==> inputs of try-tundra <==
## testpc
module testpc(
	clock,   
	reset,   
	pc,   
	instruction,   
	mem_data,   
	mem_addr,   
	mem_wdata,   
	mwrite_enable,
	mread_enable,
	regwrite_enable,   
	write_addr,   
	reg_write_data   
	);
	input clock, reset;
	input [15:0] instruction, mem_data;
	output [15:0] pc, mem_addr, mem_wdata;
	output [15:0] reg_write_data;
	output mwrite_enable, mread_enable, regwrite_enable;
	output [2:0] write_addr;
	reg [15:0] pc, read_data1, read_data2, ext_imm_data, alu_result;
	reg [15:0] reg_write_data;
	reg [15:0] jump_addr, branch_addr;
	reg [15:0] mwrite_addr, mread_addr;
	reg [6:0] imm_data;
	reg [2:0] read_addr1, read_addr2, write_addr;
	reg [1:0] result_sel;
	reg regwrite_enable, func_sel, imm_sel, mwrite_enable;
	reg mread_enable, memtoreg_sel, jump_enable, branch_enable;
	reg [15:0] reg_table[0:7];
	reg [15:0] c, temp;
	reg c1, c2, s1;
	wire [15:0] b1;
	wire [15:0] and_result, not_result;
	assign mem_addr = alu_result;
	assign mem_wdata = read_data2;
	always@(posedge clock or negedge reset)
	begin
		if(reset == 1'b0)
			pc <= 16'b0000000000000000;
		else if(branch_enable == 1'b1)
		begin
			if(alu_result == 0)
				pc <= pc + branch_addr;
			else
				pc <= pc + 16'b0000000000000001;
		end
		else if(jump_enable == 1'b1)
			pc <= 16'b0000000000000000 + jump_addr;
		else
			pc <= pc + 16'b0000000000000001;
	end
	always@(instruction)
	begin
		begin
			if(instruction[15:13] == 3'b001 && instruction[3:0] <= 4'b0010)   
			begin
				if(instruction[3:0] == 4'b0000)   
				begin
					read_addr1 = instruction[12:10]; 
					read_addr2 = instruction[9:7];  
					write_addr = instruction[6:4];  
					imm_data = 7'b0000000;
					mwrite_addr = 16'b0000000000000000;
  ...
make LEC_CHECK=0 ABC_AREA=1 CAP_MARGIN=20 CORE_MARGIN=2 CORE_UTILIZATION=66 CTS_CLUSTER_DIAMETER=336 CTS_CLUSTER_SIZE=97 PLACE_DENSITY_LB_ADDON=0.01 SLEW_MARGIN=20 finish   # period 10.7 ns
run.sh (not shown) runs the stock make flow with config.mk's settings and CLKGATE_MAP_FILE=.
==> try-zinc: changes against try-tundra <==
CTS_CLUSTER_DIAMETER = 174   (was 336)
PLACE_DENSITY = 0.36   (was unset)
PLACE_DENSITY_LB_ADDON = unset   (was 0.01)
TNS_END_PERCENT = 10   (was unset)
==> flow/constraint.sdc (replaced) <==
create_clock -name core_clock -period 8.77 [get_ports {clock}]
set_input_delay 1.7540 -clock core_clock [delete_from_list [all_inputs] [get_ports {clock}]]
set_output_delay 1.7540 -clock core_clock [all_outputs]
set_load 0.01 [all_outputs]
==> try-indigo: changes against try-tundra <==
CORE_MARGIN = 7   (was 2)
CORE_UTILIZATION = 58   (was 66)
CTS_CLUSTER_DIAMETER = 252   (was 336)
CTS_CLUSTER_SIZE = 100   (was 97)
PLACE_DENSITY_LB_ADDON = unset   (was 0.01)
TNS_END_PERCENT = 20   (was unset)
==> flow/constraint.sdc (replaced) <==
create_clock -name core_clock -period 16.0 [get_ports {clock}]
set_input_delay 3.2000 -clock core_clock [delete_from_list [all_inputs] [get_ports {clock}]]
set_output_delay 3.2000 -clock core_clock [all_outputs]
set_load 0.01 [all_outputs]
==> summary of the runs <==
try-zinc finished but fails on setup timing. try-indigo completed with no timing, DRC or antenna violations. try-tundra completed and failed the layout checks on setup timing. Between try-zinc and try-tundra, the lower sequential power is in try-tundra (gap about 23%, measured against try-tundra). Power: try-zinc is higher than try-tundra (about 28%). Clock skew: try-tundra is lower than try-zinc (6.6 ps). Synthesized cell count is the same in try-zinc and try-indigo. Of try-indigo and try-tundra, try-tundra has the higher non-clock buffer count (gap 139). Between try-zinc and try-tundra, the lower global-route usage is in try-tundra (gap 1.7 points). The lowest combinational power belongs to try-indigo, the highest to try-zinc. The highest wire length belongs to try-zinc, the lowest to try-indigo. Between try-indigo and try-zinc, the lower clock-buffer cell count is in try-indigo (gap 1).
==> figures <==
metric                                                                            try-zinc                try-tundra   try-indigo
Fraction of area in registers                                                        0.237                     0.243        0.270
Post-route non-filler standard cell count                                             2222                      2170         2071
Number of iterations in the first detailed-routing pass                                 13                         8            7
Met1 layer wirelength in the final routing                                         15.8 mm                   15.5 mm      16.5 mm
Net Sw Frac                                                                          0.465                     0.465        0.473
Count of antenna diodes in the layout                                                    0                         0            1
Outcome                                                           finished with violations  finished with violations  no timing/DRC/antenna violations
Reasons for failing layout checks                                             setup timing              setup timing            -
Largest fanout on the critical path                                                     11                         5            9
Number of buffer and inverter stages on the critical path                                9                         8            4
Total of plain and repair buffers excluding clock buffers                              341                       289          150
Power density relative to cell area                                            320 nW/um^2               256 nW/um^2  171 nW/um^2
Period utilisation layout                                                             1.25                      1.09        0.973
Post-placement cell count                                                             2173                      2118         2039
Cell type with the highest occurrence count on the critical path                      fa_2                      fa_2         fa_1
Fraction of area in multi-input gates                                                0.462                     0.471        0.500
Setup repair after global routing missed its margin                                    yes                       yes           no
Clock power share                                                                    0.152                     0.170        0.174
Post-DR wirelength/cell                                                            21.4 um                   21.2 um      20.5 um
Wire length of the first global-routing pass                                       70.9 mm                   69.3 mm      66.1 mm
Power and IR drop assume default switching activity.
